==> run C <==
==> flow/design.v <==
`timescale 1ps/1ps
module geofence ( clk,reset,X,Y,valid,is_inside);
  input clk;
  input reset;
  input [9:0] X;
  input [9:0] Y;
  output reg valid;
  output reg is_inside;
  reg me;
  reg  signed [11:0] ma,mb;
  wire signed [23:0] mo; 
  wire mv;
  multi_div #(
    .SIZE_A(12),
    .SIZE_B(12),
    .SIGNED(1),
    .STEP_SIZE(1) 
  ) multi_u1(
    .clk(clk),.reset(reset),
    .en(me),
    .select(1'b0),
    .a(ma),
    .b(mb),
    .P(mo),
    .div_zero(),
    .Valid(mv),
    .Busy()
  );
  reg [2:0] state;
  reg [2:0] state_counter_0,state_counter_1;
  reg [2:0] state_step;
  reg [9:0] check_point [1:0];
  reg [9:0] geofence_point [5:0][1:0];
  reg       check_signed;
  reg signed [26:0] DATA_REG;
  parameter READ_DATA     = 0;
  parameter SORT_POINT    = 1;
  parameter CHECK_IN_SIDE = 2;
  parameter DATA_OUT      = 3;
  integer i;
  always @(posedge clk or posedge reset) begin
    if (reset) begin
      state <= READ_DATA;
      state_step <= 0;
      state_counter_0 <= 0;
      state_counter_1 <= 0;
      me <= 0;
      is_inside <= 1;
    end else begin
      case (state)
        READ_DATA:begin
          if(state_counter_0==0)begin
            check_point[0] <= X;
            check_point[1] <= Y;
            state_counter_0 <= state_counter_0 + 1;
          end
          else begin
            if(state_counter_0 == 6)begin
              state <= SORT_POINT;
              state_counter_0 <= 1;
              state_counter_1 <= 2;
              me <= 0;
            end
            else state_counter_0 <= state_counter_0 + 1;
            geofence_point[state_counter_0-1][0] <= X;
            geofence_point[state_counter_0-1][1] <= Y;
          end 
        end
        SORT_POINT:begin
          case(state_step)
            0:begin
              ma <= (geofence_point[state_counter_0][0] - geofence_point[0][0]) ;  
              mb <= (geofence_point[state_counter_1][1] - geofence_point[0][1]) ;  
              me <= 1;
              state_step <= state_step + 1;
            end
            1:begin
              me <= 0;
              if(mv)begin
                me <= 1;
                DATA_REG <= mo; 
                state_step <= state_step + 1;
                ma <= (geofence_point[state_counter_0][1] - geofence_point[0][1]) ;  
                mb <= (geofence_point[state_counter_1][0] - geofence_point[0][0]) ;  
              end
            end
            2:begin
              me <= 0;
              if(mv)begin
                DATA_REG <= $signed($signed(DATA_REG)-$signed(mo));
                state_step <= state_step + 1;
              end
            end
            3:begin
                if( $signed(DATA_REG) <= 0 )begin
                  geofence_point[state_counter_0][0] <= geofence_point[state_counter_1][0]; 
                  geofence_point[state_counter_0][1] <= geofence_point[state_counter_1][1]; 
                  geofence_point[state_counter_1][0] <= geofence_point[state_counter_0][0]; 
                  geofence_point[state_counter_1][1] <= geofence_point[state_counter_0][1]; 
                end
              state_step <= state_step + 1;
            end
            4:begin
              if(state_counter_0==4)begin
                state <= CHECK_IN_SIDE;
                state_counter_0 <= 0;
                state_counter_1 <= 0;
              end
              else if(state_counter_1==5)begin
                state_counter_0 <= state_counter_0 + 1;
                state_counter_1 <= state_counter_0 + 2;
              end 
              else begin
                state_counter_1 <= state_counter_1 + 1;
              end
              state_step <= 0;
            end
          endcase
        end
        CHECK_IN_SIDE:begin
          case(state_step)
            0:begin 
              ma <= (geofence_point[state_counter_0][0] - check_point[0] );
              mb <= (geofence_point[ ((state_counter_0+1)==6 ? 0:(state_counter_0+1)) ][1] - geofence_point[state_counter_0][1] );
              me <= 1;
              state_step <= state_step + 1;
            end
            1:begin
              me <= 0;
              if(mv)begin
                DATA_REG <= mo;
                state_step <= state_step + 1;
              end
            end
            2:begin
              ma <= (geofence_point[state_counter_0][1] - check_point[1] );
              mb <= (geofence_point[ ((state_counter_0+1)==6 ? 0:(state_counter_0+1)) ][0] - geofence_point[state_counter_0][0]);
              me <= 1;
              state_step <= state_step + 1;
            end
            3:begin
              me <= 0;
              if(mv)begin
                if(state_counter_0==0) begin
                  check_signed <= (($signed(DATA_REG)-$signed(mo))>0)? 1:0;
                  state_counter_0 <= state_counter_0 + 1;
                end
                else begin
                  if(check_signed != ((($signed(DATA_REG)-$signed(mo))>0)? 1:0) )begin
                    is_inside <= 0;
                    state <= DATA_OUT;
                  end else if(state_counter_0==5)begin
                    state <= DATA_OUT;
                  end else begin
                    state_counter_0 <= state_counter_0 + 1;
                  end
                end
                state_step <= 0;
              end
            end
          endcase
        end
        default begin
          state <= READ_DATA;
          state_step <= 0;
          state_counter_0 <= 0;
          state_counter_1 <= 0;
          me <= 0;
          is_inside <= 1;
        end
      endcase
    end
  end
  always@(*)begin
    valid <= (state == DATA_OUT) ? 1'b1:1'b0;
  end
endmodule
module multi_div
#(
  parameter SIZE_A = 128,
  parameter SIZE_B = 64,
  parameter SIGNED = 0,
  parameter STEP_SIZE = 1 
)(
  input wire clk,reset,
  input wire en,
  input wire select,
  input wire [SIZE_A-1:0] a,
  input wire [SIZE_B-1:0] b,
  output reg [SIZE_A+SIZE_B-1:0] P,
  output reg div_zero,
  output reg Valid,
  output reg Busy
);
  parameter READ_IN       = 0,
            CALCULATE     = 1,
            PREPARE_DATA  = 2,
            DATA_OUT      = 3;
  reg [1:0] state;
  reg [9:0] state_counter;
  reg neg_signed;
  reg [SIZE_A-1:0] data_b;
  reg [SIZE_A+SIZE_B:0] r;   
  always@(*)begin
    Valid <= (state == DATA_OUT) ? 1'b1:1'b0;
    Busy  <= (state == CALCULATE || state == PREPARE_DATA) ? 1'b1:1'b0;
  end
  always@(posedge clk or posedge reset)begin
    if(reset)begin
      state <= READ_IN;
      state_counter <= 0;
    end else begin
      case(state)
        READ_IN   :begin
          if(en)begin
            if(select && b==0)begin
              state <= DATA_OUT;
              div_zero <= 1;
            end else begin
              state <= CALCULATE;
              div_zero <= 0;
            end 
            state_counter <= 0;
          end  
        end
        CALCULATE :begin
          if(state_counter == (SIZE_A/STEP_SIZE)-1)begin
            state <= PREPARE_DATA;
            state_counter <= 0;
          end
          else begin
            state_counter <= state_counter + 1;
          end
        end
        PREPARE_DATA:begin
          state <= DATA_OUT;
          state_counter <= 0;
        end
        DATA_OUT  :begin
          state <= READ_IN;
          state_counter <= 0;
        end
        default begin
          state <= READ_IN;
          state_counter <= 0;
        end
      endcase
    end
  end
  reg [SIZE_A-1:0] na;
  reg [SIZE_B-1:0] nb;
  reg in_select;
  integer i;
  always@(posedge clk or posedge reset)begin
    if(reset)begin
      r = 0;
      data_b = 0;
			P = 0;
      neg_signed = 0;
    end else begin
      case(state)
        READ_IN   :begin
          if(en)begin
            if(SIGNED)begin
              neg_signed = a[SIZE_A-1] ^ b[SIZE_B-1];
              na = a[SIZE_A-1] ? -a:a;
              nb = b[SIZE_B-1] ? -b:b;
            end
            else begin
              na = a;
              nb = b;
            end
            r = {na,1'b0,{SIZE_B{1'b0}}};
            data_b = nb;
            in_select = select;
          end  
        end
        CALCULATE :begin
          for(i=0;i<STEP_SIZE;i=i+1)begin 
          	r = r[SIZE_A+SIZE_B] ? ((r<<1)+data_b) : (r<<1);
          end
        end
        PREPARE_DATA:begin
          P = r[SIZE_A+SIZE_B-1:0];
          if(neg_signed)begin
            P = -P;
          end
        end
      endcase
    end
  end
endmodule
==> flow/run.sh <==
#!/bin/bash
# the make line also repeats each setting of config.mk as NAME=value (left out here)
make -C /OpenROAD-flow-scripts/flow DESIGN_CONFIG=/design/flow/config.mk WORK_HOME=/design/flow/orfs CLKGATE_MAP_FILE= finish
==> flow/config.mk <==
export PLATFORM = sky130hd
export DESIGN_NAME = geofence
export DESIGN_NICKNAME = geofence
export VERILOG_FILES = /design/flow/design.v
export SDC_FILE = /design/flow/constraint.sdc
export NUM_CORES = 4
export LEC_CHECK = 0
export CAP_MARGIN = 20
export CORE_MARGIN = 2
export CORE_UTILIZATION = 13
export SLEW_MARGIN = 20
==> flow/constraint.sdc <==
create_clock -name core_clock -period 7.33 [get_ports {clk}]
set_input_delay 1.4660 -clock core_clock [delete_from_list [all_inputs] [get_ports {clk}]]
set_output_delay 1.4660 -clock core_clock [all_outputs]
set_load 0.01 [all_outputs]
==> inputs of run F, as changes to run C <==
CAP_MARGIN = 40   (was 20)
CORE_ASPECT_RATIO = 0.5   (was default)
CORE_UTILIZATION = 72   (was 13)
CTS_CLUSTER_DIAMETER = 278   (was default)
CTS_CLUSTER_SIZE = 97   (was default)
SETUP_SLACK_MARGIN = 0.88   (was default)
TNS_END_PERCENT = 5   (was default)
==> flow/constraint.sdc (replaced) <==
create_clock -name core_clock -period 2.98 [get_ports {clk}]
set_input_delay 0.5960 -clock core_clock [delete_from_list [all_inputs] [get_ports {clk}]]
set_output_delay 0.5960 -clock core_clock [all_outputs]
set_load 0.01 [all_outputs]
==> inputs of run D, as changes to run C <==
CORE_UTILIZATION = 72   (was 13)
PLACE_DENSITY = 0.65   (was default)
SETUP_SLACK_MARGIN = -0.39   (was default)
==> flow/constraint.sdc (replaced) <==
create_clock -name core_clock -period 3.93 [get_ports {clk}]
set_input_delay 0.7860 -clock core_clock [delete_from_list [all_inputs] [get_ports {clk}]]
set_output_delay 0.7860 -clock core_clock [all_outputs]
set_load 0.01 [all_outputs]
==> notes.md <==
run results: core region area between 0.03 and 0.04 sq mm, post-DP HPWL approximately 69000 microns, Fail Step global routing (5_1_grt), gr usage total 0.876, RD Place Congestion approximately 1.2, die span in x around 260 microns, # resized after CTS between 200 and 300, chip height approximately 130 microns, outcome aborted with a tool error, Place WS -1.47 ns, grt met1 use 0.890, tool error [ERROR GRT-0232] Routing congestion too high. Check the congestion heatmap in the GUI.
(the above is from run F)
==> notes.md <==
run metrics: die span in x approximately 430 microns, RD Place Congestion about 0.99, grt met1 use 0.122, core region area about 0.18 sq mm, # resized after CTS 0, outcome timing/DRC/antenna clean, post-DP HPWL between 60000 and 70000 microns
(the above is from run C)
==> notes.md <==
run metrics: outcome complete, but fails checks, layout check failures capacitance limit, slew limit, setup timing, Max-Cap Viols 1, gr usage total 0.498, Place WS -0.680 ns, die span in x about 190 microns, # resized after CTS around 45, final worst setup slack -0.700 ns, post-DP HPWL 62300 microns, final setup fails 20, grt met1 use 0.586, fin. max-slew vios 2, RD Place Congestion between 1 and 1.5
(the above is from run D)

==> 11-04 <==
RTL: the design.v shown in full above, as it stands there.
Settings: LEC_CHECK=0, CAP_MARGIN=20, CORE_MARGIN=2, CORE_UTILIZATION=40, SLEW_MARGIN=20; clock period 5.3 ns.
run.sh (not shown) runs the stock make flow with config.mk's settings and CLKGATE_MAP_FILE=.
==> 03-09 (differences from 11-04) <==
--- a/flow/config.mk
+++ b/flow/config.mk
@@ -9,3 +9,4 @@
 export CORE_MARGIN = 2
-export CORE_UTILIZATION = 40
+export CORE_UTILIZATION = 70
+export SETUP_SLACK_MARGIN = -0.25
 export SLEW_MARGIN = 20
==> flow/constraint.sdc (replaced) <==
create_clock -name core_clock -period 4.17 [get_ports {clk}]
set_input_delay 0.8340 -clock core_clock [delete_from_list [all_inputs] [get_ports {clk}]]
set_output_delay 0.8340 -clock core_clock [all_outputs]
set_load 0.01 [all_outputs]
==> 12-22 (differences from 11-04) <==
--- a/flow/config.mk
+++ b/flow/config.mk
@@ -9,3 +9,3 @@
 export CORE_MARGIN = 2
-export CORE_UTILIZATION = 40
+export CORE_UTILIZATION = 58
 export SLEW_MARGIN = 20
==> flow/constraint.sdc (replaced) <==
create_clock -name core_clock -period 2.87 [get_ports {clk}]
set_input_delay 0.5740 -clock core_clock [delete_from_list [all_inputs] [get_ports {clk}]]
set_output_delay 0.5740 -clock core_clock [all_outputs]
set_load 0.01 [all_outputs]
==> 06-10 (differences from 11-04) <==
--- a/flow/config.mk
+++ b/flow/config.mk
@@ -9,3 +9,3 @@
 export CORE_MARGIN = 2
-export CORE_UTILIZATION = 40
+export CORE_UTILIZATION = 52
 export SLEW_MARGIN = 20
==> results <==
| metric | 06-10 | 12-22 | 03-09 | 11-04 |
|---|---|---|---|---|
| Power group with the largest share | the clock network | the clock network | sequential cells | the clock network |
| Status | finished clean | failed layout checks | failed layout checks | finished clean |
| Reasons for failing layout checks | - | setup timing | setup timing | - |
| Post-Place Cell Area | 24660 sq um | 28540 sq um | 25680 sq um | 24920 sq um |
| Start point of the worst hold path | state[3] | is_inside | state[3] | is_inside |
| Total via count after detailed routing | 22.55k | 28.82k | 25.20k | 22.42k |
| Switching power | 0.001147 W | 0.002159 W | 0.001359 W | 0.001171 W |
| Count of buffers added by post-CTS timing repair for setup | 0 | 94 | 3 | 0 |
| Worst-case setup slack after placement | 0.3312 ns | -1.450 ns | -0.6107 ns | 0.2139 ns |
| Leakage power total | 10.41 nW | 13.87 nW | 11.31 nW | 10.45 nW |
| Smallest hold slack | 0.4753 ns | 0.4938 ns | 0.4683 ns | 0.4746 ns |
| Antenna Cells | 1 | 10 | 1 | 0 |
| Portion of total power attributed to the clock network | 50.6% | 52.0% | 48.2% | 51.6% |
| Max layer used | met4 | met5 | met5 | met4 |
No activity file was given, so power comes from the tool's default toggle rates.
